Setup of run 1:
// Circle_Area_Calculator
module Circle_Area_Calculator(clk, rst, radius, area);
  input wire clk, rst;
  input wire [31:0] radius;
  output reg [31:0] area;
  wire [31:0] Square_radius, Result;
  parameter Pi = 32'b01000000010010010000111111010000;
  FloatMultiplier_rounding FM0(.Multiplicand(radius), .Multiplier(radius), .Result(Square_radius));
  FloatMultiplier_rounding FM1(.Multiplicand(Square_radius), .Multiplier(Pi), .Result(Result));
  always @(posedge clk) begin
	if(rst) begin
		area[31:0] <= 1'b0;
	end else begin
		area[31:0] <= Result[31:0];
	end
  end
endmodule
Size in the first run: ~31 flip-flops, about 66 I/O pins, ~32000 um^2 of cells after synthesis.
Settings: LEC_CHECK=0, ABC_AREA=1, CAP_MARGIN=5, CORE_MARGIN=2, CORE_UTILIZATION=72, CTS_CLUSTER_DIAMETER=140, SLEW_MARGIN=20; clock period 16.2 ns.
run.sh (not shown) runs the stock make flow with config.mk's settings and CLKGATE_MAP_FILE=.
Run 1 | ERROR | detailed placement (3_5_place_dp)
Edits applied to the flow inputs when going from run 1 to run 2:
- CAP_MARGIN now 20, was 5
- CTS_CLUSTER_DIAMETER no longer set, was 140
- ABC_AREA no longer set, was 1
- CORE_UTILIZATION now 40, was 72
- the clock period (ns, I/O delays scaled along) now 29.0, was 16.2
==> results <==
- Run 2 finished end to end and its layout was clean on timing, DRC and antenna.
- The area of the core reported for run 2 is greater than that of run 1 by about 80%.
- Run 2: area fraction in and, or, nand and nor cells lower than run 1
- Summary of run 2 over run 1: vertical die dimension higher, xor-xnor portion of the synthesized cell area grew by 0.38 points, number of standard cells reported by yosys -748.
- Synthesized instance count in run 2 is about 15% below run 1.
- As of run 2, global placer's final weighted congestion had fallen by a little under 10% compared to run 1.
- Between run 1 and run 2, the difference in portion of the post-synthesis area used by sequential elements is negligible.
- Run 2: yosys-reported design area after synthesis is about 0.54% lower than what run 1 reported.
- The die of run 2 is larger than the one used in run 1.
Setup changes, run 2 to run 3
- setting MAX_ROUTING_LAYER to met4 for the first time
- changing CORE_UTILIZATION from 40 to 65
- changing the clock period (ns, I/O delays scaled along) from 29.0 to 26.9
### Flow results
Relative to run 2, the width of the die measured on run 3 has decreased by more than 10%. Area overhead of the layout relative to synthesis on run 3 is up relative to run 2. In the reports for run 3 and run 2, the larger area of the multi-input gates belongs to run 3. Global-route usage, run 3 and run 2, lower one = run 2. Ran to the end and failed final checks on setup timing: run 3. Cell area in run 3 is 4.7% higher than in run 2. sky130_fd_sc_hd__xor2_1 as the cell with the biggest individual delay on the critical path was reported by run 3, and sky130_fd_sc_hd__fa_1 by run 2.


Circle_Area_Calculator again, from the RTL that the note above started with.
export LEC_CHECK = 0
export CAP_MARGIN = 20
export CELL_PAD_IN_SITES_DETAIL_PLACEMENT = 0
export CORE_ASPECT_RATIO = 1.71
export CORE_MARGIN = 2
export CORE_UTILIZATION = 40
export CTS_CLUSTER_SIZE = 94
export GPL_TIMING_DRIVEN = 1
export MAX_ROUTING_LAYER = met4
export MIN_ROUTING_LAYER = met2
export SETUP_SLACK_MARGIN = 2.1
export SLEW_MARGIN = 35
create_clock -name core_clock -period 18.3 [get_ports {clk}]
The baseline ran to the end with violations: setup timing.
Then changed:
CELL_PAD_IN_SITES_DETAIL_PLACEMENT = unset   (was 0)
CORE_ASPECT_RATIO = unset   (was 1.71)
CTS_CLUSTER_SIZE = unset   (was 94)
GPL_TIMING_DRIVEN = unset   (was 1)
MAX_ROUTING_LAYER = unset   (was met4)
MIN_ROUTING_LAYER = unset   (was met2)
SETUP_SLACK_MARGIN = 2.34   (was 2.1)
SLEW_MARGIN = 20   (was 35)
clock period = 29.0 ns   (was 18.3 ns; I/O delays follow)
After rerunning: This time the run went through all stages and came out clean. Wire length falls by 29%. Setup slack is better by 8.5 ns. Final cell count goes down by 19%. Synthesized area is unchanged.
Then changed:
CORE_UTILIZATION = 50   (was 40)
SETUP_SLACK_MARGIN = unset   (was 2.34)
TNS_END_PERCENT = 5   (was unset)
clock period = 15.6 ns   (was 29.0 ns; I/O delays follow)
Now the flow reached the layout checks and failed them: setup timing.
Core utilization goes up by 25 points.
Final area went up by 22%.
First-iteration DRC count rises by about 30%.
Global-route usage went up by 9.0 points.
Cell count went up by 19%.


Setup of v4:
Circle_Area_Calculator again, from the RTL that the note above started with.
// Circle_Area_Calculator
module Circle_Area_Calculator(clk, rst, radius, area);
  input wire clk, rst;
  input wire [31:0] radius;
  output reg [31:0] area;
  wire [31:0] Square_radius, Result;
  parameter Pi = 32'b01000000010010010000111111010000;
  FloatMultiplier_rounding FM0(.Multiplicand(radius), .Multiplier(radius), .Result(Square_radius));
  FloatMultiplier_rounding FM1(.Multiplicand(Square_radius), .Multiplier(Pi), .Result(Result));
  always @(posedge clk) begin
	if(rst) begin
		area[31:0] <= 1'b0;
	end else begin
		area[31:0] <= Result[31:0];
	end
  end
endmodule
make LEC_CHECK=0 ABC_AREA=1 CAP_MARGIN=20 CELL_PAD_IN_SITES_DETAIL_PLACEMENT=0 CORE_ASPECT_RATIO=1.07 CORE_MARGIN=2 CORE_UTILIZATION=40 CTS_CLUSTER_SIZE=94 GPL_TIMING_DRIVEN=1 MAX_ROUTING_LAYER=met4 MIN_ROUTING_LAYER=met2 SETUP_SLACK_MARGIN=2.1 SLEW_MARGIN=35 finish   # period 18.3 ns
Ran to the end and failed final checks on DRC, setup timing: v4.
Edits applied to the flow inputs when going from v4 to v3:
# v4
export LEC_CHECK = 0
export ABC_AREA = 1
export CAP_MARGIN = 20
export CELL_PAD_IN_SITES_DETAIL_PLACEMENT = 0
export CORE_ASPECT_RATIO = 1.07
export CORE_MARGIN = 2
export CORE_UTILIZATION = 40
export CTS_CLUSTER_SIZE = 94
export GPL_TIMING_DRIVEN = 1
export MAX_ROUTING_LAYER = met4
export MIN_ROUTING_LAYER = met2
export SETUP_SLACK_MARGIN = 2.1
export SLEW_MARGIN = 35
create_clock -name core_clock -period 18.3 [get_ports {clk}]
# v3
export LEC_CHECK = 0
export CAP_MARGIN = 20
export CORE_MARGIN = 2
export CORE_UTILIZATION = 40
export SLEW_MARGIN = 20
create_clock -name core_clock -period 23.3 [get_ports {clk}]
--- outcome ---
Each of v3 and v4 falls short of a clean finish.
The flow for v3 finished, though final verification flagged setup timing.
Diff v3..v4 | count of pins over their slew limit | unchanged
Measured against v4, the met3 wire length of v3 comes out at 0.055 times the reference value.
Wire length of the first global-routing pass shrinks by a few percent when moving from v4 to v3.
v4 has lower worst setup slack than v3.
Between v3 and v4, the area growth from synthesis to layout is higher for v4.
Re number of enable flip-flop cells: no difference whatsoever between v3 and v4.
From v4 to v3 the numbers moved as follows: synthesized cell count fell by 748; non-clock buffer count fell by 116; core utilization down 2.1 points.
v3 vs. v4: initial antenna violation count picked up an extra 2, global-route usage lost 15 points.
### v3 -> v6
# v3
export LEC_CHECK = 0
export CAP_MARGIN = 20
export CORE_MARGIN = 2
export CORE_UTILIZATION = 40
export SLEW_MARGIN = 20
create_clock -name core_clock -period 23.3 [get_ports {clk}]
# v6
export LEC_CHECK = 0
export CAP_MARGIN = 20
export CELL_PAD_IN_SITES_DETAIL_PLACEMENT = 2
export CORE_MARGIN = 2
export CORE_UTILIZATION = 40
export HOLD_SLACK_MARGIN = 0.14
export SLEW_MARGIN = 20
create_clock -name core_clock -period 30.0 [get_ports {clk}]
- v6: it failed during global routing, and the tool reported GRT-0232.
- From v6 to v3, share of synthesized cell area in and, or, nand and nor gates did not move at all.
- Changes observed in v6 relative to v3: routability congestion estimate from global placement went down, number of gates resized after CTS went up, share of synthesized cell area in full adder, half adder and majority cells did not really move, number of cell instances after yosys synthesis did not really move.
- Looking at instance count after placement with tap cells included, v6 sits 17% below v3.
- Compared with v3, v6 shows post-CTS setup buffer count lower by 47.
- v6 improves on v3 in worst slack at placement.
- Going from v3 to v6, half-perimeter wire length after placement grows by 71%.
The inputs of v35 differ from those of v6 as listed below.
# v6
export LEC_CHECK = 0
export CAP_MARGIN = 20
export CELL_PAD_IN_SITES_DETAIL_PLACEMENT = 2
export CORE_MARGIN = 2
export CORE_UTILIZATION = 40
export HOLD_SLACK_MARGIN = 0.14
export SLEW_MARGIN = 20
create_clock -name core_clock -period 30.0 [get_ports {clk}]
# v35
export LEC_CHECK = 0
export ABC_AREA = 1
export CAP_MARGIN = 20
export CORE_MARGIN = 2
export CORE_UTILIZATION = 49
export CTS_CLUSTER_DIAMETER = 59
export CTS_CLUSTER_SIZE = 100
export SLEW_MARGIN = 20
export TNS_END_PERCENT = 15
create_clock -name core_clock -period 30.0 [get_ports {clk}]
==> results <==
The higher initial core utilization came out of v35. Compared with v6, number of distinct library cells after synthesis in v35 decreased by more than a quarter. Compared with v6, v35 shows a synthesized-area fraction occupied by and/or/nand/nor cells that is 1.4 points higher. Area reported by Yosys stat (lower): v6. Mean cell area of the mapped netlist (v35 vs. v6) decreases by more than 10%. In summary, v35 completed successfully, with a layout that passed the timing, design-rule and antenna checks. Summary — multiplexer share of the synthesized area, v35 relative to v6: lower, by 0.61 points.
Input-level comparison between v13 and v35:
# v35
export LEC_CHECK = 0
export ABC_AREA = 1
export CAP_MARGIN = 20
export CORE_MARGIN = 2
export CORE_UTILIZATION = 49
export CTS_CLUSTER_DIAMETER = 59
export CTS_CLUSTER_SIZE = 100
export SLEW_MARGIN = 20
export TNS_END_PERCENT = 15
create_clock -name core_clock -period 30.0 [get_ports {clk}]
# v13
export LEC_CHECK = 0
export ABC_AREA = 0
export CAP_MARGIN = 20
export CORE_MARGIN = 2
export CORE_UTILIZATION = 23
export CTS_CLUSTER_DIAMETER = 59
export CTS_CLUSTER_SIZE = 99
export PLACE_DENSITY = 0.81
export SLEW_MARGIN = 20
export TNS_END_PERCENT = 10
create_clock -name core_clock -period 30.0 [get_ports {clk}]
Results
Die outline area is higher on v13. NOTE: post-route fraction of the period consumed by the critical path in v13 exceeds that of v35. v13: layout net count 671 below v35. Lower cell count among v13 and v35: v35. The run with more routed wire is v13, not v35.


Starting RTL as in the previous note.
make LEC_CHECK=0 CAP_MARGIN=20 CELL_PAD_IN_SITES_DETAIL_PLACEMENT=2 CORE_ASPECT_RATIO=1.71 CORE_MARGIN=2 CORE_UTILIZATION=40 CTS_CLUSTER_SIZE=94 GPL_TIMING_DRIVEN=0 MAX_ROUTING_LAYER=met4 MIN_ROUTING_LAYER=met2 SETUP_SLACK_MARGIN=2.1 SLEW_MARGIN=20 finish   # period 18.3 ns
The baseline aborted during global routing (5_1_grt).
==> next run, changes <==
--- a/flow/config.mk
+++ b/flow/config.mk
@@ -11,6 +11,5 @@
 export CORE_MARGIN = 2
 export CORE_UTILIZATION = 40
-export CTS_CLUSTER_SIZE = 94
-export GPL_TIMING_DRIVEN = 0
+export HOLD_SLACK_MARGIN = -0.03
 export MAX_ROUTING_LAYER = met4
 export MIN_ROUTING_LAYER = met2
After rerunning: With this change the flow stopped in detailed placement (3_5_place_dp), error DPL-0033. Die size is unchanged. Synthesized area is unchanged. Synthesized cell count stays the same.


Circle_Area_Calculator again, from the RTL that the note above started with.
Design Circle_Area_Calculator, start of the top module:
module Circle_Area_Calculator(clk, rst, radius, area);
  input wire clk, rst;
  input wire [31:0] radius;
  output reg [31:0] area;
  wire [31:0] Square_radius, Result;
  parameter Pi = 32'b01000000010010010000111111010000;
  FloatMultiplier_rounding FM0(.Multiplicand(radius), .Multiplier(radius), .Result(Square_radius));
  FloatMultiplier_rounding FM1(.Multiplicand(Square_radius), .Multiplier(Pi), .Result(Result));
  always @(posedge clk) begin
	if(rst) begin
		area[31:0] <= 1'b0;
	end else begin
		area[31:0] <= Result[31:0];
	end
  end
endmodule
Settings: LEC_CHECK=0, CAP_MARGIN=20, CORE_ASPECT_RATIO=0.79, CORE_MARGIN=2, CORE_UTILIZATION=63, GPL_TIMING_DRIVEN=1, MIN_ROUTING_LAYER=met1, PLACE_DENSITY_LB_ADDON=0.08, SLEW_MARGIN=15; clock period 48.3 ns.
Change:
Settings changed: CORE_ASPECT_RATIO 0.79 to unset, CORE_UTILIZATION 63 to 58, GPL_TIMING_DRIVEN 1 to unset, MIN_ROUTING_LAYER met1 to unset, PLACE_DENSITY_LB_ADDON 0.08 to unset, SLEW_MARGIN 15 to 20.
Clock period 48.3 ns to 19.7 ns, I/O delays scaled along.
Outcome: The changed run finished with negative setup slack left. Design area goes up by well over a third. Die area goes up by a little under a tenth.


Circle_Area_Calculator again, from the RTL that the note above started with.
// Circle_Area_Calculator
module Circle_Area_Calculator(clk, rst, radius, area);
  input wire clk, rst;
  input wire [31:0] radius;
  output reg [31:0] area;
  wire [31:0] Square_radius, Result;
  parameter Pi = 32'b01000000010010010000111111010000;
  FloatMultiplier_rounding FM0(.Multiplicand(radius), .Multiplier(radius), .Result(Square_radius));
  FloatMultiplier_rounding FM1(.Multiplicand(Square_radius), .Multiplier(Pi), .Result(Result));
  always @(posedge clk) begin
	if(rst) begin
		area[31:0] <= 1'b0;
	end else begin
		area[31:0] <= Result[31:0];
	end
  end
endmodule
Settings: LEC_CHECK=0, CAP_MARGIN=20, CORE_ASPECT_RATIO=1.05, CORE_MARGIN=2, CORE_UTILIZATION=71, CTS_CLUSTER_SIZE=29, GPL_TIMING_DRIVEN=0, MIN_ROUTING_LAYER=met1, PLACE_DENSITY_LB_ADDON=0.18, SETUP_SLACK_MARGIN=5.0, SLEW_MARGIN=20, TNS_END_PERCENT=10; clock period 30.1 ns.
The starting point finished with setup timing left.
Change:
==> flow/config.mk (replaced) <==
export PLATFORM = sky130hd
export DESIGN_NAME = Circle_Area_Calculator
export DESIGN_NICKNAME = Circle_Area_Calculator
export VERILOG_FILES = /design/flow/design.v
export SDC_FILE = /design/flow/constraint.sdc
export NUM_CORES = 4
export LEC_CHECK = 0
export ABC_AREA = 1
export CAP_MARGIN = 20
export CORE_MARGIN = 2
export CORE_UTILIZATION = 58
export SLEW_MARGIN = 20
==> flow/constraint.sdc (replaced) <==
create_clock -name core_clock -period 24.5 [get_ports {clk}]
set_input_delay 4.9000 -clock core_clock [delete_from_list [all_inputs] [get_ports {clk}]]
set_output_delay 4.9000 -clock core_clock [all_outputs]
set_load 0.01 [all_outputs]
The new run completed, yet does not pass: setup timing.
Routed wire length fell by about 0.6%.
Utilization rose by 0.64 points.
Sequential share of layout area fell by 0.31 points.
First-iteration DRC count fell by about 40%.
Worst setup slack gets worse by 0.73 ns.
Count of clock-buffer cells in the layout does not change.
Flip-flop count stays the same.
Area after synthesis rose by about 0.54%.
Non-clock buffer count rose by 918.
Synthesized cell count rose by about 17%.
Change:
--- a/flow/config.mk
+++ b/flow/config.mk
@@ -10,3 +10,4 @@
 export CORE_MARGIN = 2
-export CORE_UTILIZATION = 58
+export CORE_UTILIZATION = 68
+export MAX_ROUTING_LAYER = met4
 export SLEW_MARGIN = 20
With this change the flow aborted during 5_1_grt. Die area goes down by 14%. Synthesized area does not change. Synthesized cell count does not change.
Change:
--- a/flow/config.mk
+++ b/flow/config.mk
@@ -7,3 +7,2 @@
 export LEC_CHECK = 0
-export ABC_AREA = 1
 export CAP_MARGIN = 20
@@ -11,3 +10,5 @@
 export CORE_UTILIZATION = 68
+export CTS_CLUSTER_DIAMETER = 80
 export MAX_ROUTING_LAYER = met4
 export SLEW_MARGIN = 20
+export TNS_END_PERCENT = 5
==> flow/constraint.sdc (replaced) <==
create_clock -name core_clock -period 26.9 [get_ports {clk}]
set_input_delay 5.3800 -clock core_clock [delete_from_list [all_inputs] [get_ports {clk}]]
set_output_delay 5.3800 -clock core_clock [all_outputs]
set_load 0.01 [all_outputs]
After rerunning: The changed run finished but fails on setup timing; die area fell by 0.53%; synthesized cell count came out lower by 15%; synthesized area is lower by 0.54%.
